$ cat design/flow/run.sh
#!/bin/bash
# the make line also repeats each setting of config.mk as NAME=value (left out here)
make -C /OpenROAD-flow-scripts/flow DESIGN_CONFIG=/design/flow/config.mk WORK_HOME=/design/flow/orfs CLKGATE_MAP_FILE= finish
$ cat design/flow/config.mk
export PLATFORM = sky130hd
export DESIGN_NAME = sensor_if
export DESIGN_NICKNAME = sensor_if
export VERILOG_FILES = /design/flow/design.v
export SDC_FILE = /design/flow/constraint.sdc
export NUM_CORES = 4
export LEC_CHECK = 0
export ABC_AREA = 1
export CAP_MARGIN = 0
export CELL_PAD_IN_SITES_DETAIL_PLACEMENT = 1
export CORE_ASPECT_RATIO = 1.41
export CORE_MARGIN = 10
export CORE_UTILIZATION = 17
export CTS_CLUSTER_DIAMETER = 23
export CTS_CLUSTER_SIZE = 26
export GPL_ROUTABILITY_DRIVEN = 0
export GPL_TIMING_DRIVEN = 0
export MAX_ROUTING_LAYER = met4
export PLACE_DENSITY = 0.67
export SETUP_SLACK_MARGIN = 0.25
export SLEW_MARGIN = 0
export TNS_END_PERCENT = 95
$ cat design/flow/constraint.sdc
create_clock -name core_clock -period 1.48 [get_ports {clk}]
set_input_delay 0.2960 -clock core_clock [delete_from_list [all_inputs] [get_ports {clk}]]
set_output_delay 0.2960 -clock core_clock [all_outputs]
set_load 0.01 [all_outputs]
$ cat design/flow/design.v
module sensor_if(input sens_active,reset,clk,output passed);
reg [255-1:0] shift_reg;
reg compleated,uninterupted;
  always @(posedge clk) begin
  if(~reset && sens_active && ~uninterupted)begin
      shift_reg <= {shift_reg[255-2:0], sens_active};
      if(shift_reg[255-1])begin
        uninterupted = 1;
        shift_reg <= 0;
      end
    end  
    if(~reset && uninterupted && ~sens_active)begin
      shift_reg <= {shift_reg[255-2:0], ~sens_active};
    end if(uninterupted && shift_reg[255-1] && ~sens_active) begin
      compleated = 1;
    end
    if(reset) begin
      shift_reg <= 0;
      compleated = 0;
      uninterupted = 0;
    end
  end
  assign passed = compleated;
endmodule
==> results of run 1 <==
==> per-stage QoR <==
step | power, mW | setup TNS, ps | cell area, um2
after floorplan | 10.66 | 0 | 16030
after global routing | 33.07 | -63480 | 23940
after detailed placement | 11.60 | -224020 | 17570
final | 32.70 | -64790 | 23940
after CTS | 29.87 | -5.990 | 22420
after global placement | 11.38 | -219090 | 17570
==> routing by layer <==
layer,up-vias,wire length [um]
met2,2482,48200
met5,-,0
met3,1204,12670
met1,11217,34850
met4,0,13030
li1,9080,-
==> final cells by class <==
| class | count | area [um2] | share of cell area [%] |
|---|---|---|---|
| tap | 1206 | 1509 | 6.303 |
| multi-input combinational | 2041 | 10520 | 43.95 |
| buffer | 254 | 2341 | 9.778 |
| sequential | 257 | 5147 | 21.50 |
| timing repair buffer | 39 | 764.5 | 3.193 |
| inverter | 259 | 977.2 | 4.082 |
| clock buffer | 119 | 2370 | 9.898 |
| antenna | 7 | 17.52 | 0.07316 |
| clock inverter | 28 | 294.0 | 1.228 |
==> repair_timing <==
item                       CTS  global route
setup endpoints to repair  258           258
gates cloned                12            15
gates resized              615           352
setup buffers                8             1
pin swaps                   67            66
==> run summary, run 1 <==
Summary of the current implementation state.

- The flow ran to the end, but the layout failed its checks.
- The run did not pass the layout checks because of setup timing.
- Per the detail_route report, routed wire per instance is 25.83 um.
- The number of synthesized register bits is 257, for reference.
- The main area contributors are dfxtp_1, nand2_1, nor2_1.
- Across all stage logs, warnings added up to 29.
- Across all hold checks on the routed design, the worst slack comes to 197.7 ps.
- After Yosys synthesis, AND-OR and OR-AND compound gates account for 0.1423% of the synthesized area.
- The endpoint identified for the worst register-to-register timing path is shift_reg[110].
- In this run the critical path is formed by clkbuf_4, buf_8, buf_2, nor2_1, nand2_1, nand2_1, nor2_4, nor2_2.
- The clock network burns 55.3% of the power.
- The tightest min-delay check is of the primary input to flip-flop type.
- The number of synthesized flops with an enable pin is 0, for reference.
- The synthesized net count is 2814, for reference.
- The count of buffers inserted at the top-level ports is 3, for reference.
- The kind of critical path is flip-flop to flip-flop, for reference.
- The cell count in the Yosys report is 2811, for reference.
- The area fraction of the largest cell type after synthesis is 32.51%.
- The switching part of the total power is 34.93%, for reference.
- Setup repair after global routing could not meet its margin everywhere.
- For the finished layout, the period the worst path requires is 2233 ps.
- In this run the static leakage power is 11.55 nW.
- The switching component of the power is 11.42 mW, for reference.
- The number of buffers between clock root and the deepest sink is 3, for reference.
- Dividing total power by cell area gives a power density of 1366 nW/um2.
- Per the run report, area growth between synthesis and finish was 51.28%.
- The main flop type is dfxtp_1, for reference.
- The endpoint of the worst hold path is reported as uninterupted.
- In the global route stage, overall resource usage came out at 16.01%.
- The clock-pin slew on the worst setup and hold paths is 60 ps, for reference.
- Internal power comes to 21.28 mW.
- Looking at hold timing, the worst path starts from reset.
- The slack of the worst reg-to-reg path is -750 ps, for reference.
- The largest area contributor in the netlist is dfxtp_1, for reference.
- Looking at the reg2reg group, the worst path starts from shift_reg[254].
- The count of standard-cell rows is 132, for reference.
- The post-detailed-placement half-perimeter wirelength is 33.82 mm, for reference.
- The routed via count divided by cell count is 5.697, for reference.
- The most numerous cell type found on the critical path is nand2_1.
- The peak ir drop on the vdd network is 872.3 uV, for reference.
- Including well taps, the total number of placed cells is 4020.
- The first-pass GRT wire length is 135.3 mm, for reference.
- Once the floorplan was initialized, standard cells occupied 17.17% of the core.
- The depth of the worst register-to-register path is 8, for reference.
- The critical path's top delay family is simple AND/OR/NAND/NOR gates, for reference.
- The highest cell delay on the worst timing path is 470 ps, for reference.
- The number of failing setup endpoints in the final timing report is 257, for reference.
- Global routing used 15.46% of the available met1 tracks.
- The pin count of the biggest net entering global routing is 12, for reference.
- The clock latency reported for the late side of the worst-skew pair is 680 ps, for reference.
- The library cell with the highest instance count after synthesis is nand2_1, for reference.
- The combinational power reported by the tool is 6.59 mW.
- The initial antenna violation count is 5, for reference.
- Along the worst path, the maximum fanout reaches 10.
- The remaining number of nets flagged by the antenna check after routing is 0, for reference.
- TritonCTS built the clock tree.
- The count of endpoints failing hold in the final timing report is 0, for reference.
- The synthesis report lists the Yosys warning total as 1.
- The critical path crosses 8 cells after its start point.
- The post-synthesis share of cell area spent on and, or, nand and nor gates is 54.40%, for reference.
- The core region is 92160 um2.
- The prevailing logic family in the synthesized netlist is simple AND/OR/NAND/NOR gates, for reference.
- The sequential element share of the synthesized area is 32.51%, for reference.
- The final instance count without filler cells is 4210, for reference.
- The die area is 105900 um2, for reference.
- The xor and xnor fraction of the mapped netlist area is 0%, for reference.
- The count of boundary I/O pins is 4, for reference.
- The worst setup path is captured at a flip-flop.
- For the pin with the worst max-slew slack, the measured transition is 680.1 ps.
- Dividing the final minimum period by the clock period gives 150.9%.
- At the worst endpoint, the required time is 2040 ps.
- The first element of the critical path is shift_reg[254], for reference.
- The yosys synthesis chip area is 15830 um2, for reference.
- For this block, the via count after detailed routing is 23983.
- The arrival time at the worst endpoint is 2800 ps, for reference.
- The number of hold buffers added after CTS is 0, for reference.
- The highest clock rate is 0.4478 GHz, for reference.
- The via count of the first global-routing pass is 23944, for reference.
- The fraction of the core area covered by cells at the end of the flow is 25.98%, for reference.
- The total clock buffers created by CTS is 80, for reference.
- The die is 277.0 um wide.
- The worst relative slew slack is 54.66%, for reference.
- The TritonCTS sink count is 257, for reference.
- From bottom edge to top edge, the die measures 382.3 um.
- The number of max-cap violations is 0, for reference.
- The global-route track usage on met3 is 4.020%, for reference.
- For this block, the routed nets add up to 108.7 mm of wire.
- The fraction of the mapped netlist area in adder cells is 0%, for reference.
- Per the detail_route report, DRC violations left total 0.
- By count the netlist is led by nand2_1, nor2_1, dfxtp_1.
- For this block, the initial DRC count from the detailed router was 3112.
- The cell sitting at the root of the clock tree is a clkbuf_16.
- Global routing consumed, on the met2 layer, 26.56% of the routing resources.
- The power report attributes to the combinational group a share of 20.2%.
- After synthesis, the netlist uses 16 different library cells.
- The cell depth of the worst hold path is 2, for reference.
- The placement-stage worst setup slack is -1001 ps, for reference.
- Global routing put the most usage on met2.
- At the end of the flow, the number of nets in the layout was 2935.
- The layout has 11322 filler cells.
- The number of buffers and inverters on the critical path is 3, for reference.
- After layout, the worst setup slack is -753.0 ps.
- The average instance in the mapped netlist occupies 5.630 um2.
- The instance tally after logic synthesis is 2811, for reference.
- In the log, the iteration count for the first detailed-route pass is 6.
- The number of H-tree branching levels is 3, for reference.
- The total overflow left after global routing is 0.
- Per report_power, the Sequential row totals 8.03 mW.
- The most critical setup path has its endpoint at shift_reg[110].
- The reported clock group power is 18.1 mW, for reference.
- Measured against the total synthesized area, the mux share comes to 0%.
- The dominant power group in this design is the clock network.
- The nature of the critical path startpoint is a flip-flop, for reference.
- The mapped netlist covers 15830 um2.
- The async set or reset register ratio after synthesis is 0%, for reference.
- Pins over their slew limit in the final report were tallied at 0.
- On the final layout, the worst clock skew is 41.18 ps.
- The cell with the biggest individual delay on the critical path is nor2_1, for reference.
- The part of the total power dissipated in sequential elements is 24.6%, for reference.
==> run 2: changes to the inputs <==
- CAP_MARGIN: 0 -> 20
- CELL_PAD_IN_SITES_DETAIL_PLACEMENT: 1 -> not set
- CORE_ASPECT_RATIO: 1.41 -> not set
- CORE_MARGIN: 10 -> 2
- CORE_UTILIZATION: 17 -> 70
- CTS_CLUSTER_DIAMETER: 23 -> not set
- CTS_CLUSTER_SIZE: 26 -> not set
- GPL_ROUTABILITY_DRIVEN: 0 -> not set
- GPL_TIMING_DRIVEN: 0 -> not set
- MAX_ROUTING_LAYER: met4 -> not set
- PLACE_DENSITY: 0.67 -> not set
- SETUP_SLACK_MARGIN: 0.25 -> not set
- SLEW_MARGIN: 0 -> 20
- TNS_END_PERCENT: 95 -> not set
- clock period: 1.48 -> 1.49 ns (I/O delays scaled with it)
==> run summary, run 2 <==
Summary of the current implementation state.

- The pin count of the biggest net entering global routing is 94, for reference.
- Timing analysis after detailed placement gives a worst setup slack of -456.1 ps.
- The area of the multi-input gates is 8655 um2, for reference.
- Per the OpenROAD floorplan log, the area of the core is 22430 um2.
- The fraction of the core area covered by cells at the end of the flow is 78.04%, for reference.
- The global-route usage over all layers is 29.92%, for reference.
- The leakage dissipation is 9.371 nW, for reference.
- The number of synthesized flops with an enable pin is 0, for reference.
- The sequential logic power is 7.72 mW, for reference.
- The wire-length estimate of the detail-placed layout is 20.66 mm.
- The synthesized netlist devotes 0% of its cell area to adder and majority cells.
- After filler insertion, the fill cell instance count of the layout stands at 1773.
- After detailed routing, the met3 layer carries 1.671 mm of wire.
- The detail route stage leaves a number of antenna-violating nets equal to 0.
- After layout, the minimum clock period comes to 1426 ps.
- The cell with the biggest individual delay on the critical path is dfxtp_1, for reference.
- The highest metal layer used by the detailed router is met4, for reference.
- Ranked by total cell area, the synthesized netlist is headed by dfxtp_1, nand2_1, nor2_1.
- Per the gpl log, the routability congestion estimate is 0.7614.
- The area fraction in mux cells is 0%, for reference.
- At the pin with the least slew margin, the transition time is 415.3 ps.
- The yosys synthesis chip area is 15830 um2, for reference.
- TritonCTS built the clock tree.
- The routed layout reports a DRC error count of 0.
- The critical path endpoint category is an output port, for reference.
- Clock skew on the completed layout was measured at 8.940 ps.
- The count of standard-cell rows is 55, for reference.
- The stage logs contain a warning count of 28.
- The routed design uses 18.41 mm of met2 wire.
- STA puts the critical path data arrival time at 1130 ps.
- The floorplan-stage core utilization is 70.55%, for reference.
- For the worst setup path, the data required time is 1190 ps.
- The die area is 23830 um2, for reference.
- The switching component of the power is 5.430 mW, for reference.
- The reported clock group power is 7.45 mW, for reference.
- Switching power as a fraction of the total was reported as 28.96%.
- In this run the mean area of a mapped cell was 5.630 um2.
- The TritonCTS sink count is 257, for reference.
- The logic depth of the worst setup path including buffers is 1, for reference.
- The die is 154.4 um wide.
- The final layout contains 2687 nets.
- The number of buffers and inverters on the critical path is 1, for reference.
- Post-CTS timing repair inserted 0 buffers for setup.
- The DRC marker count from the first detailed-route iteration is 1564, for reference.
- The highest cell delay on the worst timing path is 340 ps, for reference.
- The capture point of the critical path was reported as passed.
- Setup repair after global routing left no endpoint under its margin.
- The warning count from the yosys run is 1, for reference.
- The post-synthesis share of cell area spent on and, or, nand and nor gates is 54.40%, for reference.
- After synthesis the cells add up to 15830 um2.
- Of the total power, combinational logic draws 19.1%.
- The count of boundary I/O pins is 4, for reference.
- The clock latency reported for the late side of the worst-skew pair is 550 ps, for reference.
- For reference, the clock transition at the flip-flops on the worst setup and hold paths is 60 ps.
- The total clock buffers created by CTS is 29, for reference.
- The detailed placer reported the number of placed instances as 2938.
- The final global-route overflow total is 0, for reference.
- Based on the critical path, the design can be clocked at up to 0.7014 GHz.
- The first-pass GRT wire length is 63.60 mm, for reference.
- The routed via count divided by cell count is 5.532, for reference.
- The synthesized netlist devotes 0% of its cell area to XOR and XNOR gates.
- The final timing report gives a worst setup slack of 64.22 ps.
- The library cell with the highest instance count after synthesis is nand2_1, for reference.
- The async set or reset register ratio after synthesis is 0%, for reference.
- According to the timing report, the critical path is launched from compleated.
- The number of buffers between clock root and the deepest sink is 3, for reference.
- The tool flagged a number of max-cap violations equal to 0.
- The sequential element share of the synthesized area is 32.51%, for reference.
- Per the synth log, the flip-flop and latch total comes to 257.
- In the final report, the number of hold violations comes to 0.
- The fraction of post-synthesis cell area in the top cell type by area is 32.51%, for reference.
- The worst setup path is launched from a flip-flop.
- The via count of the first global-routing pass is 14809, for reference.
- Among all flip-flop cells after synthesis, the most frequent one is dfxtp_1.
- The group drawing the most power is sequential cells, for reference.
- The final timing report counts setup violations totalling 0.
- The aggregate routed wire length is 37.32 mm, for reference.
- Internal power comes to 13.32 mW.
- After detailed placement, the total cell area comes to 16500 um2.
- Broken down by cell family, the worst path's largest delay share belongs to flip-flops.
- Looking at the power breakdown, the clock network takes 39.7% of the total.
- The slack of the worst reg-to-reg path is 100 ps, for reference.
- The CTS root buffer is clkbuf_16, for reference.
- The commonest cells after synthesis are nand2_1, nor2_1, dfxtp_1.
- The initial antenna violation count was 0.
- In this run the worst path has a maximum fanout of 2.
- The synthesis run identifies the leading combinational cell family as simple AND/OR/NAND/NOR gates.
- The cell depth of the worst hold path is 3, for reference.
- The flow ran to the end and the layout has no timing, DRC or antenna violations.
- The kind of critical path is flip-flop to output port, for reference.
- The detailed-route via count is 16547, for reference.
- The post-layout period usage of the worst path is 95.69%, for reference.
- The endpoint of the worst hold path is reported as uninterupted.
- The worst-case max-slew headroom was logged as 72.31%.
- In the final report, the number of pins over their slew limit comes to 0.
- The register cell area after layout is 5152 um2, for reference.
- In this run the most critical hold path is launched from reset.
- The synthesized netlist contains 16 unique library cells.
- The cell count after synthesis came out at 2811.
- After layout, the design draws a total of 18.75 mW.
- The reported combinational group power is 3.58 mW, for reference.
- The number of H-tree branching levels is 1, for reference.
- The met1 wire length is 16.51 mm, for reference.
- TritonRoute output was used to compute an average wire per cell of 12.48 um.
- The endpoint of the lowest-slack register-to-register path is shift_reg[13], for reference.
- The type recorded for the worst min-delay path is primary input to flip-flop.
- For reference, compound AND-OR and OR-AND cells occupy 0.1423% of the area reported after synthesis.
- The depth of the worst register-to-register path is 6, for reference.
- The largest area contributor in the netlist is dfxtp_1, for reference.
- The finished cells cover 17510 um2.
- The start of the worst register-to-register path is uninterupted, for reference.
- Dividing total power by cell area gives a power density of 1071 nW/um2.
- The count of TritonRoute iterations in the first routing pass is 6, for reference.
- The count of buffers inserted at the top-level ports is 3, for reference.
- The signal on the critical path passes through clkdlybuf4s15_1.
- On the final layout, the worst hold slack is 267.0 ps.
- The total negative slack is 0 ps, for reference.
- The total antenna diodes in the routed design is 0, for reference.
- The part of the total power dissipated in sequential elements is 41.2%, for reference.
- The chip height is 154.4 um, for reference.
- The final instance count without filler cells is 2991, for reference.
- The synthesized net count is 2814, for reference.
- The area growth from synthesis to final layout is 10.63%, for reference.
- VDD sags by at most 937.8 uV.
- The number of cells reported by Yosys stat comes to 2811.
run 2: final cells by class:
type / count / share of cell area (%)
inverter: 259 / 5.681
clock buffer: 44 / 5.038
sequential: 257 / 29.43
clock inverter: 9 / 0.6861
tap: 285 / 2.037
timing repair buffer: 96 / 7.697
multi-input combinational: 2041 / 49.43
run 2: metal layers:
layer	up-vias	track usage, %
li1	8511	-
met5	-	0
met1	7550	36.37
met4	0	8.598
met2	417	56.01
met3	69	3.082
run 2: what timing repair did:
item | in CTS | in global routing
endpoints found under the hold margin | 0 | 0
gates resized | 1 | 4
endpoints found under the setup margin | 1 | 116
hold buffers | 0 | 0
==> run 3: changes to the inputs <==
- ABC_AREA: 1 -> not set
- CORE_UTILIZATION: 70 -> 69
- clock period: 1.49 -> 2.36 ns (I/O delays scaled with it)
==> run summary, run 3 <==
Summary of the current implementation state.

- The combinational share of power is 2.9%, for reference.
- The initial antenna violation count is 0, for reference.
- In the post-synthesis netlist, the biggest area contributors are dfxtp_1, a21oi_1, nand2_1.
- The number of failing setup endpoints in the final timing report is 0, for reference.
- The synthesis stat section lists a flop and latch total of 257.
- After detailed routing, the average wire length per cell comes to 13.10 um.
- The core footprint is 13190 um2, for reference.
- Per the synth stats, the proportion of register bits with asynchronous set or reset is 0%.
- The worst setup path is launched from a flip-flop.
- The switching part of the total power is 20.27%, for reference.
- The peak ir drop on the vdd network is 659.6 uV, for reference.
- For reference, the final report shows the hold violation count at 0.
- For this run, the script counts the antenna cells in the layout as 0.
- The group drawing the most power is sequential cells, for reference.
- The first-pass GRT wire length is 29.08 mm, for reference.
- The number of H-tree branching levels is 1, for reference.
- The commonest cells after synthesis are dfxtp_1, a21oi_1, nand2_1.
- The routed layout reports a DRC error count of 0.
- The number of cells in the design after placement is 1240, for reference.
- The instance tally after logic synthesis is 1143, for reference.
- The final period demand of the worst path is 1888 ps, for reference.
- The number of warnings in the stage logs is 28, for reference.
- Of the post-synthesis cell area, the part taken by muxes is 0%.
- The post-synth count of flops with an enable pin is 0.
- The worst setup path is captured at an output port.
- The worst hold margin is 341.6 ps, for reference.
- The number of buffers and inverters on the critical path is 1, for reference.
- The DRC marker count from the first detailed-route iteration is 677, for reference.
- The final timing report lists a max-slew violation count of 0.
- For this design the static power due to leakage is 3.221 nW.
- Per the synthesis report, the number of distinct cell types is 16.
- Setup repair after global routing left no endpoint under its margin.
- The number of cells upsized or downsized after cts is 0, for reference.
- In this run, power in the clock network comes to 4.00 mW.
- The worst min-delay path class is primary input to flip-flop, for reference.
- The total negative slack is 0 ps, for reference.
- The worst-margin pin slew is 377.6 ps, for reference.
- TritonCTS built the clock tree.
- Summed over all nets, the half-perimeter wirelength after detailed placement is 8.591 mm.
- Warnings reported by Yosys during synthesis add up to 1.
- The switching component of the power is 1.741 mW, for reference.
- The endpoint of the lowest-slack register-to-register path is shift_reg[159], for reference.
- The part of the total power dissipated in sequential elements is 50.5%, for reference.
- The buffer_ports step reported a buffer count of 3.
- The aggregate routed wire length is 16.76 mm, for reference.
- The synthesis run identifies the leading combinational cell family as AND-OR/OR-AND gates.
- After floorplanning, the die was sized to cover 14420 um2.
- The cell with the biggest individual delay on the critical path is clkdlybuf4s50_1, for reference.
- The count of TritonRoute iterations in the first routing pass is 5, for reference.
- The final global-route overflow total is 0, for reference.
- The final estimated routing congestion in global placement is 0.6976, for reference.
- For this run, the slowest stage of the critical path takes 560 ps.
- In this run the number of cells on the critical path is 1.
- The highest clock rate is 0.5296 GHz, for reference.
- According to the timing report, the critical path is launched from compleated.
- Per the skew report, the later register of the worst-skew pair sees a clock latency of 500 ps.
- The CTS root buffer is clkbuf_16, for reference.
- The report lists the number of standard-cell rows as 42.
- The internal power is 6.850 mW, for reference.
- Summing every instance area after synthesis gives 9295 um2.
- The detailed-route via count is 7350, for reference.
- Combinational cells consume a total of 0.252 mW.
- The sequential element share of the synthesized area is 55.35%, for reference.
- The critical path's top delay family is buffers and inverters, for reference.
- The synthesized net count is 1146, for reference.
- For reference, the post-synthesis area per instance comes to 8.132 um2.
- Among all cell types in the netlist, the one instantiated most often is dfxtp_1.
- Looking at the clock tree report, the maximum root-to-sink buffer count equals 3.
- According to the finish report, the design has a final net count of 1094.
- The main flop type is dfxtp_1, for reference.
- Once layout is complete, the cells apart from fillers number 1280.
- The worst relative slew slack is 74.83%, for reference.
- In the Yosys report the total cell count is 1143.
- The chip height is 120.1 um, for reference.
- After Yosys synthesis, AND-OR and OR-AND compound gates account for 27.54% of the synthesized area.
- The worst register-to-register path begins at uninterupted.
- Measured along the x axis, the die boundary spans 120.1 um.
- The origin of the worst min-delay path is reset, for reference.
- The total clock buffers created by CTS is 25, for reference.
- Walking the worst path, the cells encountered are clkdlybuf4s50_1.
- Yosys reports a chip area of 9295 um2.
- The worst-case reg-to-reg setup slack stands at 800 ps.
- The capture point of the critical path is passed, for reference.
- The cell-mix breakdown from Yosys lists the simple-gate area share as 10.63%.
- The required time of the critical path is 1890 ps, for reference.
- In the hold report, the worst path ends at compleated.
- The run finished with no timing, DRC or antenna violations.
- The count of boundary I/O pins is 4, for reference.
- The final layout report lists a filler cell count of 959.
- The worst-case clock skew is 6.169 ps, for reference.
- Dividing the final minimum period by the clock period gives 80.01%.
- Using the TritonRoute via totals, the vias-per-cell ratio works out to 5.742.
- The areal power density over the cells is 835.7 nW/um2, for reference.
- The count of nets left with antenna violations once routing finished came out at 0.
- The area growth from synthesis to final layout is 10.61%, for reference.
- The pin count of the biggest net entering global routing is 74, for reference.
- The worst-path maximum fanout is 2, for reference.
- The clock-pin slew on the worst setup and hold paths is 60 ps, for reference.
- The depth of the worst register-to-register path is 5, for reference.
- The global routing report lists combined usage of all routing layers as 23.28%.
- After Yosys synthesis, XOR and XNOR cells account for 0.09423% of the synthesized area.
- TritonCTS reports the number of clock sinks as 257.
- The fraction of power consumed by the clock network is 46.5%, for reference.
- The post-CTS setup buffer count is 0, for reference.
- The fraction of post-synthesis cell area in the top cell type by area is 55.35%, for reference.
- The sequential logic power is 4.34 mW, for reference.
- The largest area contributor in the netlist is dfxtp_1, for reference.
- According to the timing report, the arrival time at the worst endpoint equals 1420 ps.
- The via count of the first global-routing pass came to 6645.
- The fraction of the mapped netlist area in adder cells is 0%, for reference.
- For this configuration, the core starts out at a cell density of 70.47%.
- The critical path is of the flip-flop to output port type.
- The tool flagged a number of max-cap violations equal to 0.
- Hold repair after CTS inserted 0 buffers.
- The cell depth of the worst hold path is 2, for reference.
run 3: layout make-up:
class                   count  area, um2  area share (%)
repair buffers             34      514.2           5.002
inverters                   1      3.754         0.03651
clock inverters             8      142.6           1.387
multi-input cells         772       3573           34.76
well taps                 176      220.2           2.142
clock buffers              32      681.9           6.633
flip-flops and latches    257       5145           50.04
run 3: metal layers:
| metal | part of all wire, % | global-route usage (%) | wire (um) |
|---|---|---|---|
| met1 | 48 | 30.79 | 8023 |
| met2 | 48 | 40.52 | 8067 |
| met3 | 2.3 | 3.279 | 386 |
| met4 | 1.7 | 5.221 | 286 |
| met5 | 0 | 0 | 0 |
run 3: per-stage QoR:
step	total power, mW	worst slack [ps]	instance area [um2]	utilization, %
after detailed placement	4.689	216.9	9457	71.69
final	8.591	471.8	10280	77.95
after floorplan	4.633	994.9	9295	-
after CTS	8.661	453.4	10280	77.95
after global placement	4.693	261.9	9457	71.69
after global routing	8.847	438.0	10280	77.95
==> run 4: changes to the inputs <==
- ABC_AREA: not set -> 1
- CORE_UTILIZATION: 69 -> 70
- clock period: 2.36 -> 1.5 ns (I/O delays scaled with it)
==> run summary, run 4 <==
Summary of the current implementation state.

- The run finished with no timing, DRC or antenna violations.
- Setup slack on the worst reg-to-reg path comes out at 90 ps.
- Setup repair after global routing left no endpoint under its margin.
- In the routed design, unresolved DRC markers number 0.
- For this block, the routed nets add up to 38.29 mm of wire.
- The per-instance average area after synthesis is 5.630 um2, for reference.
- The flow reports that sequential cells draw 41.5% of the design power.
- The post-detailed-placement half-perimeter wirelength is 20.51 mm, for reference.
- The library cell with the highest instance count after synthesis is nand2_1, for reference.
- Counting flops with an async set or reset pin after synthesis yields a share of 0%.
- The post-synthesis share of cell area spent on and-or and or-and gates is 0.1423%, for reference.
- The number of nets in the finished design is 2696, for reference.
- The fraction of post-synthesis cell area in the top cell type by area is 32.51%, for reference.
- The via count of the first global-routing pass was 14946.
- The worst hold path endpoint is uninterupted, for reference.
- The detailed-route via count is 16682, for reference.
- The CTS log lists the clock sinks for this run as 257.
- The number of synthesized register bits is 257, for reference.
- The final timing report lists a max-slew violation count of 0.
- The flow measured a signed area growth from synthesis to layout of 11.21%.
- For this run, the register share of the synthesized area comes to 32.51%.
- After synthesis, the most frequently instantiated cells are nand2_1, nor2_1, dfxtp_1.
- The endpoint of the lowest-slack register-to-register path is shift_reg[173], for reference.
- The internal power of the cells totals 13.04 mW.
- The vertical die dimension reported for this design is 154.4 um.
- The logs give a warning total of 29.
- The switching part of the total power is 29.44%, for reference.
- The cell-mix breakdown from Yosys lists the XOR/XNOR area share as 0%.
- The floorplan-stage core utilization is 70.55%, for reference.
- The later pin in the worst-skew pair is clocked with a latency of 550 ps.
- Input and output buffers added on the ports amount to 3.
- Together, buffers and inverters on the worst path number 1.
- The pin count of the biggest net entering global routing is 147, for reference.
- The post-synthesis share of cell area spent on and, or, nand and nor gates is 54.40%, for reference.
- For the pin with the worst max-slew slack, the measured transition is 423.0 ps.
- The number of synthesized flops with an enable pin is 0, for reference.
- The combinational share of power is 19.7%, for reference.
- Data on the critical path arrives at its endpoint at 1130 ps.
- The first-pass GRT wire length is 64.96 mm, for reference.
- The yosys synthesis chip area is 15830 um2, for reference.
- The synthesized net count is 2814, for reference.
- The tightest min-delay check is of the primary input to flip-flop type.
- The start of the worst register-to-register path is uninterupted, for reference.
- The slowest stage of the critical path is the dfxtp_1 cell.
- 4 I/O pins were placed.
- The final global-route overflow total is 0, for reference.
- The sequential logic power is 7.66 mW, for reference.
- The count of different cell masters after synthesis is 16, for reference.
- The kind of critical path is flip-flop to output port, for reference.
- The worst relative slew slack is 71.80%, for reference.
- The clock-pin slew on the worst setup and hold paths is 60 ps, for reference.
- The detail route stage leaves a number of antenna-violating nets equal to 0.
- The main area contributors are dfxtp_1, nand2_1, nor2_1.
- The clock network consumes a total of 7.18 mW.
- The signal on the critical path passes through clkdlybuf4s15_1.
- The routed via count divided by cell count is 5.568, for reference.
- The total power of the final layout is 18.48 mW, for reference.
- In the hold timing report, the worst path depth is 4.
- The number of clock buffers added by TritonCTS is 29.
- The warning count from the yosys run is 1, for reference.
- The clock arrives with 10.72 ps of skew.
- The STA report counts the stages on the worst setup path as 1.
- The origin of the worst min-delay path is sens_active, for reference.
- The critical path's top delay family is flip-flops, for reference.
- TritonCTS built the clock tree.
- Total global-route track usage over all layers is 30.50%.
- Measured along the x axis, the die boundary spans 154.4 um.
- The highest clock rate this design can be run at is 0.6994 GHz.
- Per the CTS log, the buffer count on the longest clock path is 3.
- The number of hold buffers added after CTS was 0.
- In the routed netlist, the antenna diode instances number 0.
- The DRC marker count from the first detailed-route iteration is 1659, for reference.
- The analysis reports a worst IR drop on VDD of 1414 uV.
- The prevailing logic family in the synthesized netlist is simple AND/OR/NAND/NOR gates, for reference.
- In this run the standard cell core region covers 22430 um2.
- Ranked by power, first place goes to sequential cells.
- The initial antenna violation count came to 0.
- The total of fill cells in the finished design is 1725, for reference.
- The count of TritonRoute iterations in the first routing pass is 6, for reference.
- Hold timing on the final database bottoms out at a slack of 507.5 ps.
- The routed design could run at a clock period as short as 1430 ps.
- The critical path endpoint category is an output port, for reference.
- Dividing the final minimum period by the clock period gives 95.31%.
- Per the synthesis report, the adder-cell share of the synthesized area is 0%.
- The synthesized netlist was found by Yosys to have 2811 cells.
- The largest area contributor in the netlist is dfxtp_1, for reference.
- The nature of the critical path startpoint is a flip-flop, for reference.
- The number of failing setup endpoints in the final timing report is 0, for reference.
- The final estimated routing congestion in global placement is 0.7689, for reference.
- The number of max-cap violations is 0, for reference.
- The switching component of the power is 5.439 mW, for reference.
- For the worst setup path, the data required time is 1200 ps.
- The worst-path maximum fanout is 2, for reference.
- The tree is rooted in a clkbuf_16.
- The capture point of the critical path is passed, for reference.
- The number of cells on the worst reg-to-reg path is 7.
- The combinational power reported by the tool is 3.64 mW.
- The highest cell delay on the worst timing path is 340 ps, for reference.
- The main flop type is dfxtp_1, for reference.
- The number of H-tree branching levels is 1, for reference.
- In this run the worst setup path begins at compleated.
- Summing all multiplexer cells gives an area fraction of 0%.
- The initialized floorplan defines 55 standard-cell rows.
- Hold-check failures listed in the final report amount to 0.
- Dividing total power by cell area gives a power density of 1050 nW/um2.
- The leakage power in the latest report is 9.408 nW.
- The die area is 23830 um2, for reference.
- In the final routed layout, each cell accounts on average for 12.78 um.
- The clock network accounts for 38.8% of the total power.
- Synthesis produced 2811 cells.
- The total standard cell area after synthesis is 15830 um2, for reference.
-- run 4: what timing repair did --
action | 4_1_cts | 5_1_grt
pin swaps | 0 | 0
buffers inserted | 0 | 3
cloned | 0 | 3
setup endpoints to repair | 1 | 82
gates resized | 1 | 8
-- run 4: routing by layer --
metal	vias to the layer above	track usage (%)	routed length [um]
li1	8515	-	-
met1	7656	37.90	17090
met2	455	57.04	18780
met3	56	2.998	1745
met4	0	7.055	677
met5	-	0	0
-- run 4: area by class of cell --
type / instances / area [um2] / area share (%)
clock buffers: 40 / 818.3 / 4.649
repair buffers: 104 / 1486 / 8.445
multi-input cells: 2041 / 8655 / 49.17
flip-flops and latches: 257 / 5152 / 29.27
repair inverters: 1 / 6.256 / 0.03554
well taps: 285 / 356.6 / 2.026
clock inverters: 9 / 131.4 / 0.7464
inverters: 259 / 994.7 / 5.652
-- run 4: through the flow --
step	instance area, um2	util [%]	std cells	setup WS, ps	TNS (ps)
finish	17600	78.46	2996	70.30	0
global route	17600	78.46	2996	12.68	0
CTS	17480	77.92	2990	28.84	0
detailed placement	16530	73.69	2941	-440.1	-98700
global placement	16530	73.69	2941	-397.5	-90280
floorplan	15830	-	2811	120.5	0
==> run 5: changes to the inputs <==
- CORE_UTILIZATION: 70 -> 72
- clock period: 1.5 -> 1.47 ns (I/O delays scaled with it)
==> run summary, run 5 <==
Summary of the current implementation state.

- The areal power density over the cells is 1072 nW/um2, for reference.
- The final period demand of the worst path is 1428 ps, for reference.
- Entering global routing, the biggest net connects 86 pins.
- The count of TritonRoute iterations in the first routing pass is 5, for reference.
- The fraction of power consumed by the clock network is 38.5%, for reference.
- The routed design ends up with an antenna cell count of 0.
- The floorplan step defined a core boundary enclosing 21690 um2.
- The number of clock sinks came to 257.
- The switching component of the power is 5.492 mW, for reference.
- The total power of the final layout is 18.72 mW, for reference.
- The largest total area in the synthesized netlist belongs to dfxtp_1.
- The synthesis run shows the most used standard cells to be nand2_1, nor2_1, dfxtp_1.
- The detail-routed net length per standard cell is 12.75 um, for reference.
- The highest cell delay on the worst timing path is 360 ps, for reference.
- OpenSTA lists the critical path startpoint as compleated.
- The number of failing setup endpoints in the final timing report is 0, for reference.
- The leakage dissipation is 9.338 nW, for reference.
- According to the I/O placement log, the pin count is 4.
- The arrival time at the worst endpoint is 1130 ps, for reference.
- Per the timing report, the achievable frequency comes out to 0.7003 GHz.
- The count of standard-cell rows is 54, for reference.
- The instance tally after logic synthesis is 2811, for reference.
- The number of buffers and inverters on the critical path is 1, for reference.
- The worst-case IR drop observed on VDD is 979.5 uV.
- Of the combinational cells, the family taking the most area is simple AND/OR/NAND/NOR gates.
- The flow ran to the end and the layout has no timing, DRC or antenna violations.
- Looking at the hold checks, the worst path lands on uninterupted.
- Of the total synthesized cell area, the portion taken by XOR and XNOR cells is 0%.
- The final timing report lists a hold violation count of 0.
- The first global-routing pass estimated 67.56 mm of wire.
- Per report_power, the combinational group accounts for 19.6% of the total.
- The number of max-cap violations is 0, for reference.
- The yosys synthesis chip area is 15830 um2, for reference.
- The synthesized design contains 257 register bits.
- The worst register-to-register path has a setup slack of 80 ps.
- Of the total synthesized cell area, the portion taken by AND-OR and OR-AND cells is 0.1423%.
- Setup repair after global routing could not meet its margin everywhere.
- The cell sitting at the root of the clock tree is a clkbuf_16.
- Looking at the power breakdown, sequential logic takes 41.8% of the total.
- The via count of the first global-routing pass is 16025.
- The worst-path maximum fanout is 2, for reference.
- The origin of the worst min-delay path is sens_active, for reference.
- The endpoint of the lowest-slack register-to-register path is shift_reg[65], for reference.
- The number of hold buffers added after CTS is 0, for reference.
- Yosys mapped a number of flops with a built-in enable equal to 0.
- The fraction of post-synthesis cell area in the top cell type by area is 32.51%, for reference.
- The final estimated routing congestion in global placement is 0.7667, for reference.
- The worst min-delay path class is primary input to flip-flop, for reference.
- The total negative slack is 0 ps, for reference.
- Yosys reported that registers with async set or reset make up 0%.
- The final global-route overflow total is 0, for reference.
- The number of nets in the finished design is 2691, for reference.
- The final route contains 16655 vias.
- The vertical die dimension reported for this design is 152.3 um.
- The data required time reported for the critical path is 1180 ps.
- The number of slew-limit violations in the final report is 0, for reference.
- The x dimension of the die is 152.3 um, for reference.
- The worst-case clock skew is 17.94 ps, for reference.
- Of all power groups, the one with the highest power is sequential cells.
- The cell count in the Yosys report is 2811, for reference.
- The fraction of the mapped netlist area in adder cells is 0%, for reference.
- The initial antenna violation count was 0.
- The TritonCTS clock tree is built, for reference.
- The cell with the biggest individual delay on the critical path is dfxtp_2, for reference.
- In the routed layout, each cell is associated on average with a via count of 5.570.
- Of the total power, the share spent switching nets is 29.35%.
- CTS reports a maximum clock tree buffer depth of 3.
- The critical path's top delay family is flip-flops, for reference.
- The area growth from synthesis to final layout is 10.30%, for reference.
- According to the floorplan report, the total die area is 23180 um2.
- The cell depth of the worst hold path is 4, for reference.
- The count of buffers inserted at the top-level ports is 3, for reference.
- The worst setup path is captured at an output port.
- The routed design has 38.13 mm of wire.
- The floorplan-stage core utilization is 72.97%, for reference.
- Per report_power, the Clock row totals 7.21 mW.
- The capture point of the critical path was reported as passed.
- The total standard cell area after synthesis is 15830 um2, for reference.
- Of the post-synthesis cell area, the part taken by muxes is 0%.
- A synthesized cell averages 5.630 um2.
- The timing report gives the clock slew at the launch and capture registers of the worst setup and hold paths as 60 ps.
- The nature of the critical path startpoint is a flip-flop, for reference.
- For the combinational group, total power comes out at 3.67 mW.
- The worst-margin pin slew is 409.9 ps, for reference.
- The synthesized net count is 2814, for reference.
- The count of different cell masters after synthesis is 16, for reference.
- The detail route stage leaves a number of antenna-violating nets equal to 0.
- The total clock buffers created by CTS is 28, for reference.
- Looking at the gate-level netlist, the highest instance count belongs to nand2_1.
- In the global route stage, overall resource usage came out at 32.24%.
- The logs give a warning total of 29.
- Warnings reported by Yosys during synthesis add up to 1.
- The report lists the cells along the critical path as clkdlybuf4s15_2.
- The start of the worst register-to-register path is uninterupted, for reference.
- The worst relative slew slack is 72.67%, for reference.
- The post-detailed-placement half-perimeter wirelength is 21.10 mm, for reference.
- CTS built an H-tree with a depth of 1.
- The worst register-to-register path has a depth of 7.
- Cell internal power was estimated by the tool at 13.22 mW.
- Yosys attributes the largest share of cell area to dfxtp_1, nand2_1, nor2_1.
- The sequential element share of the synthesized area is 32.51%, for reference.
- The sequential power reported by the tool is 7.83 mW.
- The worst setup path is of the flip-flop to output port kind.
- The main flop type is dfxtp_1, for reference.
- In this run, the number of DRC markers left after iteration 0 of detailed routing was 1638.
- The number of remaining DRC errors is 0, for reference.
- Dividing the final minimum period by the clock period gives 97.14%.
- For the worst-skew pair, the clock arrives at the later sink with an insertion delay of 550 ps.
- The cell-mix breakdown from Yosys lists the simple-gate area share as 54.40%.
- In this run the number of cells on the critical path is 1.
[run 5: area by class of cell]
type                       instances  area (um2)
multi-input combinational       2041        8655
sequential                       257        5154
fill                            1598        4232
timing repair buffer             101        1351
inverter                         259       994.7
clock buffer                      48       907.1
tap                              280       350.3
clock inverter                     4       45.04
[run 5: what timing repair did]
| item | 4_1_cts | 5_1_grt |
|---|---|---|
| setup endpoints to repair | 1 | 176 |
| endpoints found under the hold margin | 0 | 0 |
| resized | 4 | 8 |
| setup buffers | 0 | 0 |
[run 5: through the flow]
step	cell area, um2	setup slack (ps)	cells	hold WS, ps	utilization [%]
after CTS	17420	15.13	2990	476.3	80.32
after global routing	17460	-32.40	2990	509.3	80.49
after detailed placement	16470	-467.0	2938	513.3	75.92
after global placement	16470	-414.9	2938	502.8	75.92
final	17460	42.06	2990	483.8	80.49
after floorplan	15830	90.51	2811	363.1	-
[run 5: per-layer routing]
metal  GRT usage (%)  share of wire, %  up-vias
met1           37.94                44     7700
met4           10.19               1.8        0
met2           61.20                50      377
met3           3.356               4.0       57
met5               0                 0        -
li1                -                 -     8521
==> run 6: changes to the inputs <==
- CAP_MARGIN: 20 -> 0
- CORE_ASPECT_RATIO: not set -> 0.92
- CORE_UTILIZATION: 72 -> 61
- CTS_CLUSTER_DIAMETER: not set -> 23
- CTS_CLUSTER_SIZE: not set -> 26
- GPL_TIMING_DRIVEN: not set -> 1
- HOLD_SLACK_MARGIN: not set -> 0.07
- MAX_ROUTING_LAYER: not set -> met4
- PLACE_DENSITY_LB_ADDON: not set -> 0.01
- SETUP_SLACK_MARGIN: not set -> 0.98
- SLEW_MARGIN: 20 -> 0
- clock period: 1.47 -> 3.37 ns (I/O delays scaled with it)
==> run summary, run 6 <==
Summary of the current implementation state.

- The flow ran to the end and the layout has no timing, DRC or antenna violations.
- The highest cell delay on the worst timing path is 630 ps, for reference.
- The cell count in the Yosys report is 2811, for reference.
- On met3, the global router reports a usage of 4.275%.
- After technology mapping, the gate count stands at 2811.
- The part of the total power dissipated in sequential elements is 26.9%, for reference.
- The nature of the critical path startpoint is a primary input, for reference.
- The area fraction in mux cells is 0%, for reference.
- The final hold violation count recorded for this run is 0.
- The worst min-delay path class is flip-flop to flip-flop, for reference.
- The count of buffers inserted at the top-level ports is 3, for reference.
- The final global-route overflow total is 0, for reference.
- The critical path's top delay family is buffers and inverters, for reference.
- The count of boundary I/O pins is 4, for reference.
- The critical path endpoint category is a flip-flop, for reference.
- After synthesis, the largest area contributor takes up 32.51% of total cell area.
- On the critical path the data arrives at 2820 ps.
- Per the OpenROAD floorplan log, the width of the die is 171.9 um.
- In this run, distinct cell masters in the synthesized netlist total 16.
- After floorplanning, the core was sized to cover 25500 um2.
- The fraction of power consumed by the clock network is 61.8%, for reference.
- The net count of the finished layout is 2671.
- The routed via count divided by cell count is 5.330, for reference.
- The clock-pin slew on the worst setup and hold paths is 40 ps, for reference.
- The leakage dissipation is 9.808 nW, for reference.
- The number of synthesized flops with an enable pin is 0, for reference.
- The count of TritonRoute iterations in the first routing pass is 6, for reference.
- The via count of the first global-routing pass is 14941, for reference.
- Counting stages on the worst path, the most repeated cell is nor2_1.
- Leaving out buffers and inverters, the combinational logic in the layout accounts for 8652 um2.
- The worst-margin pin slew is 1179 ps, for reference.
- The most critical hold endpoint after final layout shows a slack of 510.3 ps.
- In this run the deepest clock path goes through 3 buffers.
- For this run the detailed placement stage logged an HPWL of 16.17 mm.
- The synthesized netlist devotes 54.40% of its cell area to simple gates.
- The worst VDD IR drop from the latest analysis is 724.7 uV.
- The met2 capacity usage during global routing is 49.38%, for reference.
- The die area is 27250 um2, for reference.
- The commonest cells after synthesis are nand2_1, nor2_1, dfxtp_1.
- Internal power comes to 9.551 mW.
- The async set or reset register ratio after synthesis is 0%, for reference.
- The clock latency reported for the late side of the worst-skew pair is 570 ps, for reference.
- The critical path in this run is classified as primary input to flip-flop.
- The detail route stage leaves a number of antenna-violating nets equal to 0.
- For hold timing, the worst endpoint is shift_reg[0].
- The combinational share of power is 11.3%, for reference.
- The number of max-cap violations is 0, for reference.
- Summed over all layers, the routed wires come to 37.92 mm.
- The die is 158.5 um tall.
- The reported combinational group power is 1.44 mW, for reference.
- The synthesis report lists the Yosys warning total as 1.
- The number of H-tree branching levels is 3, for reference.
- The met1 track demand over resource is 34.02%, for reference.
- The highest clock rate is 0.4296 GHz, for reference.
- The total standard cell area after synthesis is 15830 um2, for reference.
- Along the worst path, the maximum fanout reaches 262.
- The number of warnings in the stage logs is 45, for reference.
- The total power of the final layout is 12.80 mW, for reference.
- The start of the worst register-to-register path is shift_reg[254], for reference.
- Net switching is 25.35% of the power.
- For this run, the register share of the synthesized area comes to 32.51%.
- For the worst min-delay path, the startpoint reported by OpenROAD is shift_reg[0].
- Before placement the cells fill 62.05% of the core.
- The group drawing the most power is the clock network, for reference.
- The sequential logic power is 3.44 mW, for reference.
- For this run, the total global-route usage over all layers was measured as 28.31%.
- The post-layout period usage of the worst path is 69.07%, for reference.
- The reported clock group power is 7.91 mW, for reference.
- TritonRoute reported its final design rule violation total as 0.
- The TritonCTS sink count is 257, for reference.
- The total negative slack is 0 ps, for reference.
- The data required time reported for the critical path is 3860 ps.
- The xor and xnor fraction of the mapped netlist area is 0%, for reference.
- Looking at the reg2reg group, the worst path ends at shift_reg[83].
- Setup repair after global routing could not meet its margin everywhere.
- The max-slew check reports its worst relative slack as 21.39%.
- The total of fill cells in the finished design is 2147, for reference.
- The synthesized netlist devotes 0.1423% of its cell area to compound gates.
- The number of slew-limit violations in the final report is 0, for reference.
- Buffers inserted during clock tree synthesis total 83.
- CTS placed an instance of clkbuf_16 at the clock tree root.
- Between clock sinks in the finished design, the worst skew comes to 22.85 ps.
- The routed layout has 16422 vias.
- The final antenna diode tally reported by the flow is 0.
- The synthesis run identifies the leading combinational cell family as simple AND/OR/NAND/NOR gates.
- The switching component of the power is 3.244 mW, for reference.
- Along the critical path, the tally of buffer and inverter instances is 3.
- The area growth from synthesis to final layout is 17.27%, for reference.
- Per the log, the first TritonRoute iteration ended with a DRC count of 1714.
- The first element of the critical path is reset, for reference.
- In the post-synthesis netlist, the cell with the most instances is nand2_1.
- For this design the ratio of total power to cell area is 689.4 nW/um2.
- The main flop type is dfxtp_1, for reference.
- The TritonCTS clock tree is built, for reference.
- The post-synth register bit count is 257.
- The yosys synthesis chip area is 15830 um2, for reference.
- The cell depth of the worst hold path is 2, for reference.
- The pin count of the biggest net entering global routing is 263, for reference.
- The logic depth of the worst setup path including buffers is 7, for reference.
- The cell with the biggest individual delay on the critical path is buf_12, for reference.
- The slack of the worst reg-to-reg path is 1550 ps, for reference.
- The congestion estimate from routability-driven global placement came to 0.7364.
- In this run, post-CTS hold repair placed 0 buffers.
- The first-pass GRT wire length is 65.24 mm, for reference.
- By area the synthesized netlist is led by dfxtp_1, nand2_1, nor2_1.
- The initial antenna violation count was 0.
- The per-instance average area after synthesis is 5.630 um2, for reference.
- The synthesized net count is 2814, for reference.
- The count of standard-cell rows is 56, for reference.
- The capture point of the critical path is shift_reg[30], for reference.
- Of all cell types, the one taking the most synthesized area is dfxtp_1.
- For this sky-water flow run, the detailed-routed wirelength per cell is reported as 12.31 um.
- After global routing, the most crowded layer is met2.
- Counting cells, the worst reg-to-reg path comes to 6.
- The final period demand of the worst path is 2328 ps, for reference.
- The number of failing setup endpoints in the final timing report is 0, for reference.
- The finished layout reports a core utilization of 72.77%.
- Per the synthesis report, the adder-cell share of the synthesized area is 0%.
- Per the layout area report, the register area comes to 5152 um2.
- The cell sequence reported for the critical path is clkdlybuf4s50_1, inv_8, buf_12, nand4_1, nand2_1, nor2_1, nor2_1.
run 6: repair_timing:
item                                    CTS  global route
endpoints found under the setup margin    0            40
gates resized                             0             1
buffers inserted                          0             0
run 6: cell type report:
| cell class | instances | area share [%] |
|---|---|---|
| clock buffer | 112 | 12.93 |
| clock inverter | 38 | 2.771 |
| inverter | 259 | 5.360 |
| multi-input combinational | 2041 | 46.62 |
| sequential | 257 | 27.76 |
| tap | 348 | 2.346 |
| timing repair buffer | 26 | 2.211 |
run 6: stage by stage:
step | setup slack (ps) | area (um2) | std cells
after floorplan | 1717 | 15830 | 2811
after global placement | 581.0 | 15640 | 2931
after detailed placement | 559.9 | 15640 | 2931
after CTS | 1093 | 18550 | 3081
after global routing | 955.4 | 18560 | 3081
final | 1042 | 18560 | 3081
run 6: layer usage:
layer,part of all wire (%),up-vias
li1,-,8520
met1,46,7515
met3,4.1,47
met2,49,340
met4,1.3,0
met5,0,-
==> run 7: changes to the inputs <==
- ABC_AREA: 1 -> 0
- CORE_ASPECT_RATIO: 0.92 -> 1.41
- CORE_UTILIZATION: 61 -> 72
- CTS_CLUSTER_DIAMETER: 23 -> 316
- HOLD_SLACK_MARGIN: 0.07 -> -0.09
- PLACE_DENSITY: not set -> 0.37
- PLACE_DENSITY_LB_ADDON: 0.01 -> not set
- SETUP_SLACK_MARGIN: 0.98 -> 0.12
- SLEW_MARGIN: 0 -> 40
- clock period: 3.37 -> 1.43 ns (I/O delays scaled with it)
==> run summary, run 7 <==
Summary of the current implementation state.

- The run finished with no timing, DRC or antenna violations.
- The peak ir drop on the vdd network is 1133 uV, for reference.
- The final report lists the setup-violating endpoint count as 0.
- The STA report counts the stages on the worst setup path as 6.
- Clock tree synthesis found a total of 257 sinks.
- The warning count from the yosys run is 1, for reference.
- The slack of the worst reg-to-reg path is 30 ps, for reference.
- In this run the count of I/O pins placed on the die edge is 4.
- The capture point of the critical path is shift_reg[207], for reference.
- Looking at the critical path, the highest net fanout was 6.
- The die covers 13850 um2.
- Multiplexer cells account for 0% of the synthesized area.
- The worst min-delay path class is primary input to flip-flop, for reference.
- The reported combinational group power is 0.553 mW, for reference.
- According to the floorplan report, the die height is 138.9 um.
- Of the total power, combinational logic draws 4.8%.
- The clock latency reported for the late side of the worst-skew pair is 460 ps, for reference.
- For the pin with the worst max-slew slack, the measured transition is 304.6 ps.
- The xor and xnor fraction of the mapped netlist area is 0.09423%, for reference.
- In the post-route report, total wirelength is listed as 17.39 mm.
- Across all stage logs, warnings added up to 30.
- The final global-route overflow total is 0, for reference.
- CTS added clock buffers totalling 13.
- The post-synthesis share of cell area spent on and, or, nand and nor gates is 10.63%, for reference.
- For this design, the slowest cell found on the critical path is dfxtp_4.
- The area growth from synthesis to final layout is 10.22%, for reference.
- The count of buffers inserted at the top-level ports is 3, for reference.
- The synthesized design contains 0 enable-type register cells.
- The sequential element share of the synthesized area is 55.35%, for reference.
- Setup repair after global routing could not meet its margin everywhere.
- The report counts max-capacitance violations totalling 0.
- The kind of critical path is flip-flop to flip-flop, for reference.
- Per the CTS log, the maximum H-tree level is 1.
- For this run the detailed placement stage logged an HPWL of 9.422 mm.
- The TritonCTS clock tree is built, for reference.
- The first global-routing pass estimated 28.94 mm of wire.
- The switching part of the total power is 21.27%, for reference.
- The highest cell delay on the worst timing path is 370 ps, for reference.
- The gate-level netlist out of Yosys references 16 unique cell types.
- The post-synthesis share of cell area spent on and-or and or-and gates is 27.54%, for reference.
- The initial antenna violation count is 0, for reference.
- In the power breakdown, the internal column shows 8.987 mW.
- The clock network accounts for 32.5% of the total power.
- The fraction of post-synthesis cell area in the top cell type by area is 55.35%, for reference.
- The number of nets in the finished design is 1106, for reference.
- The endpoint of the lowest-slack register-to-register path is shift_reg[207], for reference.
- The critical path's top delay family is buffers and inverters, for reference.
- Measured against its own limit, the worst slew margin works out to 79.67%.
- The synthesis report names the predominant flop master as dfxtp_1.
- Per the detail_route report, DRC violations left total 0.
- Yosys attributes the largest share of cell area to dfxtp_1, a21oi_1, nand2_1.
- The async set or reset register ratio after synthesis is 0%, for reference.
- The worst hold margin is 152.7 ps, for reference.
- The detail-routed net length per standard cell is 13.85 um, for reference.
- The reported clock group power is 3.71 mW, for reference.
- The synthesized net count is 1146, for reference.
- Clock tree synthesis selected as its root buffer the cell clkbuf_16.
- The report lists the power per cell area as 1114 nW/um2.
- The fraction of the core area covered by cells at the end of the flow is 80.73%, for reference.
- The synthesized design spends more area on one cell type than any other, namely dfxtp_1.
- Sequential cells burn 62.7% of the power.
- For reference, the final report shows the max-slew violation count at 0.
- The worst-case clock skew is 8.486 ps, for reference.
- The count of nets left with antenna violations once routing finished came out at 0.
- In this run the mean area of a mapped cell was 8.132 um2.
- In this run the static leakage power is 3.194 nW.
- The yosys synthesis chip area is 9295 um2, for reference.
- For the worst setup path, the data required time is 1820 ps.
- The synth_stat.txt file lists the number of cells as 1143.
- Measured along the x axis, the die boundary spans 99.69 um.
- The origin of the worst min-delay path is reset, for reference.
- After filler insertion, the fill cell instance count of the layout stands at 868.
- In the synthesized netlist, the cells that appear most often are dfxtp_1, a21oi_1, nand2_1.
- The group drawing the most power is sequential cells, for reference.
- The final period demand of the worst path is 1397 ps, for reference.
- Per the OpenROAD floorplan log, the area of the core is 12690 um2.
- The global-route usage over all layers is 24.39%, for reference.
- The fraction of the mapped netlist area in adder cells is 0%, for reference.
- STA classifies the critical path endpoint as a flip-flop.
- The highest clock rate is 0.7160 GHz, for reference.
- In the final layout, the multi-input gates occupy 3671 um2.
- Counting instances, the worst hold path has a depth of 2.
- Together, buffers and inverters on the worst path number 3.
- The number of buffers between clock root and the deepest sink is 3, for reference.
- In this run the core area contains 49 standard-cell rows.
- Detailed-route iteration 0 reported a violation count of 404.
- In this run the cell area measured after placement is 9646 um2.
- The floorplan-stage core utilization is 73.24%, for reference.
- The register cell area after layout is 5152 um2, for reference.
- The sequential logic power is 7.15 mW, for reference.
- The start of the worst register-to-register path is shift_reg[254], for reference.
- The clock-pin slew on the worst setup and hold paths is 90 ps, for reference.
- For this run, the detailed router reports a per-instance via density of 5.916.
- The arrival time at the worst endpoint is 1780 ps, for reference.
- The script extracted a net switching power of 2.428 mW.
- The post-layout period usage of the worst path is 97.67%, for reference.
- After its last routability iteration, the placer logged a weighted congestion of 0.7173.
- Among all cell types in the netlist, the one instantiated most often is dfxtp_1.
- The via count of the first global-routing pass is 6921, for reference.
- The prevailing logic family in the synthesized netlist is AND-OR/OR-AND gates, for reference.
- The final hold violation count recorded for this run is 0.
- After synthesis the cells add up to 9295 um2.
- The nature of the critical path startpoint is a flip-flop, for reference.
- Synthesis produced 1143 cells.
- The pin count of the biggest net entering global routing is 66, for reference.
- The count of TritonRoute iterations in the first routing pass is 8, for reference.
- The total antenna diodes in the routed design is 0, for reference.
- The final cell area excluding filler cells is 10240 um2, for reference.
- The number of synthesized register bits is 257, for reference.
- STA shows the worst reg2reg path with a cell count of 6.
- The first element of the critical path is shift_reg[254], for reference.
- The detailed-route via count is 7424, for reference.
- The worst hold path endpoint is shift_reg[6], for reference.
- Walking the worst path, the cells encountered are nor3b_4, buf_6, clkbuf_16, buf_8, o21ai_2, a21oi_1.
-- run 7: area by class of cell --
class | count | area share (%)
multi-input combinational | 772 | 35.83
sequential | 257 | 50.29
clock inverter | 1 | 0.04885
clock buffer | 13 | 3.175
tap | 153 | 1.869
timing repair buffer | 58 | 8.745
inverter | 1 | 0.03664
-- run 7: repair_timing --
action	in CTS	in global routing
hold endpoints to repair	0	0
gates cloned	0	3
hold buffers	0	0
gates resized	4	78
buffers inserted	3	4
pin swaps	1	10
endpoints found under the setup margin	257	255
-- run 7: per-layer routing --
metal	global-route usage [%]	vias to the layer above	wire length, um
met5	-	-	0
met2	43.78	88	8871
li1	-	3794	-
met1	29.82	3520	7877
met3	2.571	22	434
met4	4.398	0	202
-- run 7: through the flow --
| stage | worst slack (ps) | cells | TNS (ps) | power [mW] |
|---|---|---|---|---|
| finish | 33.34 | 1255 | 0 | 11.42 |
| global route | -69.38 | 1255 | -938.5 | 11.78 |
| CTS | 68.11 | 1248 | 0 | 11.47 |
| detailed placement | -484.6 | 1231 | -104690 | 7.832 |
| global placement | -444.2 | 1231 | -94910 | 7.835 |
| floorplan | 205.0 | 1143 | 0 | 7.646 |
==> run 8: changes to the inputs <==
- ABC_AREA: 0 -> 1
- CORE_MARGIN: 2 -> 3
- CORE_UTILIZATION: 72 -> 61
- CTS_CLUSTER_DIAMETER: 316 -> 394
- HOLD_SLACK_MARGIN: -0.09 -> 0.07
- PLACE_DENSITY: 0.37 -> 0.67
- SETUP_SLACK_MARGIN: 0.12 -> -0.08
- SLEW_MARGIN: 40 -> 0
- clock period: 1.43 -> 2.32 ns (I/O delays scaled with it)
==> run summary, run 8 <==
Summary of the current implementation state.

- Looking at area per cell type in the netlist, the leader is dfxtp_1.
- The start of the worst register-to-register path is uninterupted, for reference.
- The fraction of post-synthesis cell area in the top cell type by area is 32.51%, for reference.
- The post-synthesis share of cell area spent on and, or, nand and nor gates is 54.40%, for reference.
- The logic depth of the worst setup path including buffers is 1, for reference.
- Summing the areas of all fa, ha and maj instances in the mapped netlist gives 0% of the synthesized area.
- The sequential power reported by the tool is 4.97 mW.
- The longest incremental delay of any stage on the critical path is reported as 550 ps.
- Before antenna repair, the detailed router went through 5 iterations.
- The areal power density over the cells is 587.2 nW/um2, for reference.
- The worst-path maximum fanout is 2, for reference.
- The final timing report gives a worst setup slack of 445.7 ps.
- The worst-case reg-to-reg setup slack stands at 620 ps.
- The area growth from synthesis to final layout is 3.937%, for reference.
- The number of buffers and inverters on the critical path is 1, for reference.
- The floorplan-stage core utilization is 62.35%, for reference.
- The fraction of power consumed by the clock network is 26.1%, for reference.
- The final global-route overflow total is 0, for reference.
- The number of max-cap violations is 0, for reference.
- The via count of the first global-routing pass is 14880, for reference.
- In this run the VDD rail shows a maximum IR drop of 668.4 uV.
- Per the post-CTS timing run, clock transition at the registers of the reported paths is 110 ps.
- The pin count of the biggest net entering global routing is 157, for reference.
- The core footprint is 25380 um2, for reference.
- Checking max transition, the worst relative margin is 52.95%.
- The pin closest to its max-slew limit shows a slew of 705.7 ps.
- The routed via count divided by cell count is 5.409, for reference.
- Combinational logic burns 22.5% of the power.
- The detailed router reported a total wirelength of 36.47 mm.
- The highest clock rate is 0.5335 GHz, for reference.
- The main flop type is dfxtp_1, for reference.
- The leakage dissipation is 8.805 nW, for reference.
- For reference, the final report shows the max-slew violation count at 0.
- Sorting the synthesized cells by how often they occur yields nand2_1, nor2_1, dfxtp_1.
- The remaining number of nets flagged by the antenna check after routing is 0, for reference.
- In this run the clock root is driven by a clkbuf_16.
- The number of cells upsized or downsized after cts is 0, for reference.
- In this run the core area contains 69 standard-cell rows.
- For this run, the number of Yosys warnings is 1.
- The worst min-delay path class is flip-flop to flip-flop, for reference.
- The cell with the biggest individual delay on the critical path is clkdlybuf4s50_1, for reference.
- The yosys synthesis chip area is 15830 um2, for reference.
- The initial antenna violation count is 0.
- After routing, the total negative slack on setup checks comes to 0 ps.
- The post-CTS setup buffer count is 0, for reference.
- Setup repair after global routing left no endpoint under its margin.
- The clock latency reported for the late side of the worst-skew pair is 500 ps, for reference.
- Traced cell by cell, the critical path runs through clkdlybuf4s50_1.
- The worst setup path is launched from a flip-flop.
- The count of endpoints failing hold in the final timing report is 0, for reference.
- The total standard cell area after synthesis is 15830 um2, for reference.
- The cell count in the Yosys report is 2811, for reference.
- The number of remaining DRC errors is 0, for reference.
- Of the synthesized area, sequential elements account for 32.51%.
- The number of nets in the finished design is 2634, for reference.
- The worst hold path endpoint is shift_reg[0], for reference.
- TritonCTS built the clock tree.
- Across all stage logs, warnings added up to 30.
- The arrival time at the worst endpoint is 1410 ps, for reference.
- The depth of the worst register-to-register path is 6, for reference.
- The critical path's top delay family is buffers and inverters, for reference.
- The origin of the worst min-delay path is shift_reg[0], for reference.
- The first element of the critical path is compleated, for reference.
- The number of synthesized register bits is 257, for reference.
- In this run, the synthesized area fraction spent on AND-OR/OR-AND gates is recorded as 0.1423%.
- The per-instance average area after synthesis is 5.630 um2, for reference.
- The xor and xnor fraction of the mapped netlist area is 0%, for reference.
- In this run, post-CTS hold repair placed 0 buffers.
- Looking at the reg2reg group, the worst path ends at shift_reg[245].
- The switching part of the total power is 31.78%, for reference.
- The worst setup path is captured at an output port.
- The part of the total power dissipated in sequential elements is 51.4%, for reference.
- In the post-synthesis netlist, the biggest area contributors are dfxtp_1, nand2_1, nor2_1.
- Yosys reports the multiplexer fraction of the synthesized area as 0%.
- The first global-routing pass estimated 64.67 mm of wire.
- The number of nets handed over by synthesis was 2814.
- The floorplan step set the die height to 197.3 um.
- The reported combinational group power is 2.17 mW, for reference.
- Clock skew on the completed layout was measured at 20.70 ps.
- The detailed-route via count is 15962, for reference.
- The number of H-tree branching levels is 1, for reference.
- The die area is 27940 um2, for reference.
- The count of buffers inserted at the top-level ports is 3, for reference.
- Detailed placement ended at an HPWL of 19.37 mm.
- The kind of critical path is flip-flop to output port, for reference.
- Global routing consumed, over all layers together, 26.38% of the routing resources.
- The CTS log lists the clock sinks for this run as 257.
- The number of failing setup endpoints in the final timing report is 0, for reference.
- Ranked by power, first place goes to sequential cells.
- In the hold timing report, the worst path depth is 2.
- The critical path ends at passed.
- The prevailing logic family in the synthesized netlist is simple AND/OR/NAND/NOR gates, for reference.
- The x dimension of the die is 141.7 um, for reference.
- According to the timing report, the data required time at the worst endpoint equals 1860 ps.
- The net switching power in the latest report is 3.070 mW.
- In the power breakdown, the internal column shows 6.589 mW.
- The placement summary gives the final routability congestion estimate as 0.7586.
- Synthesis handed over a netlist of 2811 instances.
- The detail-routed net length per standard cell is 12.36 um, for reference.
- The clock period could shrink to 1874 ps.
- Looking at the clock tree report, the maximum root-to-sink buffer count equals 3.
- The count of different cell masters after synthesis is 16, for reference.
- Prior to clock tree synthesis, the placed netlist has a worst setup slack of 97.51 ps.
- The DRC marker count from the first detailed-route iteration is 1099, for reference.
- The total antenna diodes in the routed design is 0, for reference.
- The post-layout period usage of the worst path is 80.79%, for reference.
- The reported clock group power is 2.52 mW, for reference.
- The number of synthesized flops with an enable pin is 0, for reference.
- Counting flops with an async set or reset pin after synthesis yields a share of 0%.
- In the post-synthesis netlist, the cell with the most instances is nand2_1.
- For this design the top-level I/O count stands at 4.
- The total clock buffers created by CTS is 13, for reference.
- The flow ran to the end and the layout has no timing, DRC or antenna violations.
run 8: metrics by stage:
stage	utilization [%]	hold slack [ps]	instances	total power [mW]	instance area, um2
finish	64.81	530.9	2951	9.659	16450
floorplan	-	464.7	2811	6.760	15830
global placement	63.48	504.1	2935	7.168	16110
global route	64.81	575.9	2951	10.27	16450
detailed placement	63.48	511.2	2935	7.233	16110
CTS	64.81	535.5	2951	9.740	16450
run 8: area by class of cell:
class | instances | area, um2
flip-flops and latches | 257 | 5152
clock buffers | 15 | 332.8
well taps | 319 | 399.1
inverters | 259 | 994.7
clock inverters | 1 | 5.005
multi-input cells | 2041 | 8652
repair buffers | 59 | 913.4
fillers | 2418 | 8932
run 8: routing by layer:
layer | part of all wire (%) | vias to the layer above | global-route usage [%]
met5 | 0 | - | -
met4 | 1.1 | 0 | 4.908
met3 | 2.5 | 25 | 1.913
met2 | 50 | 179 | 48.47
met1 | 47 | 7394 | 31.83
li1 | - | 8364 | -
Power figures rest on the tool's default switching activity, not on a simulated workload.
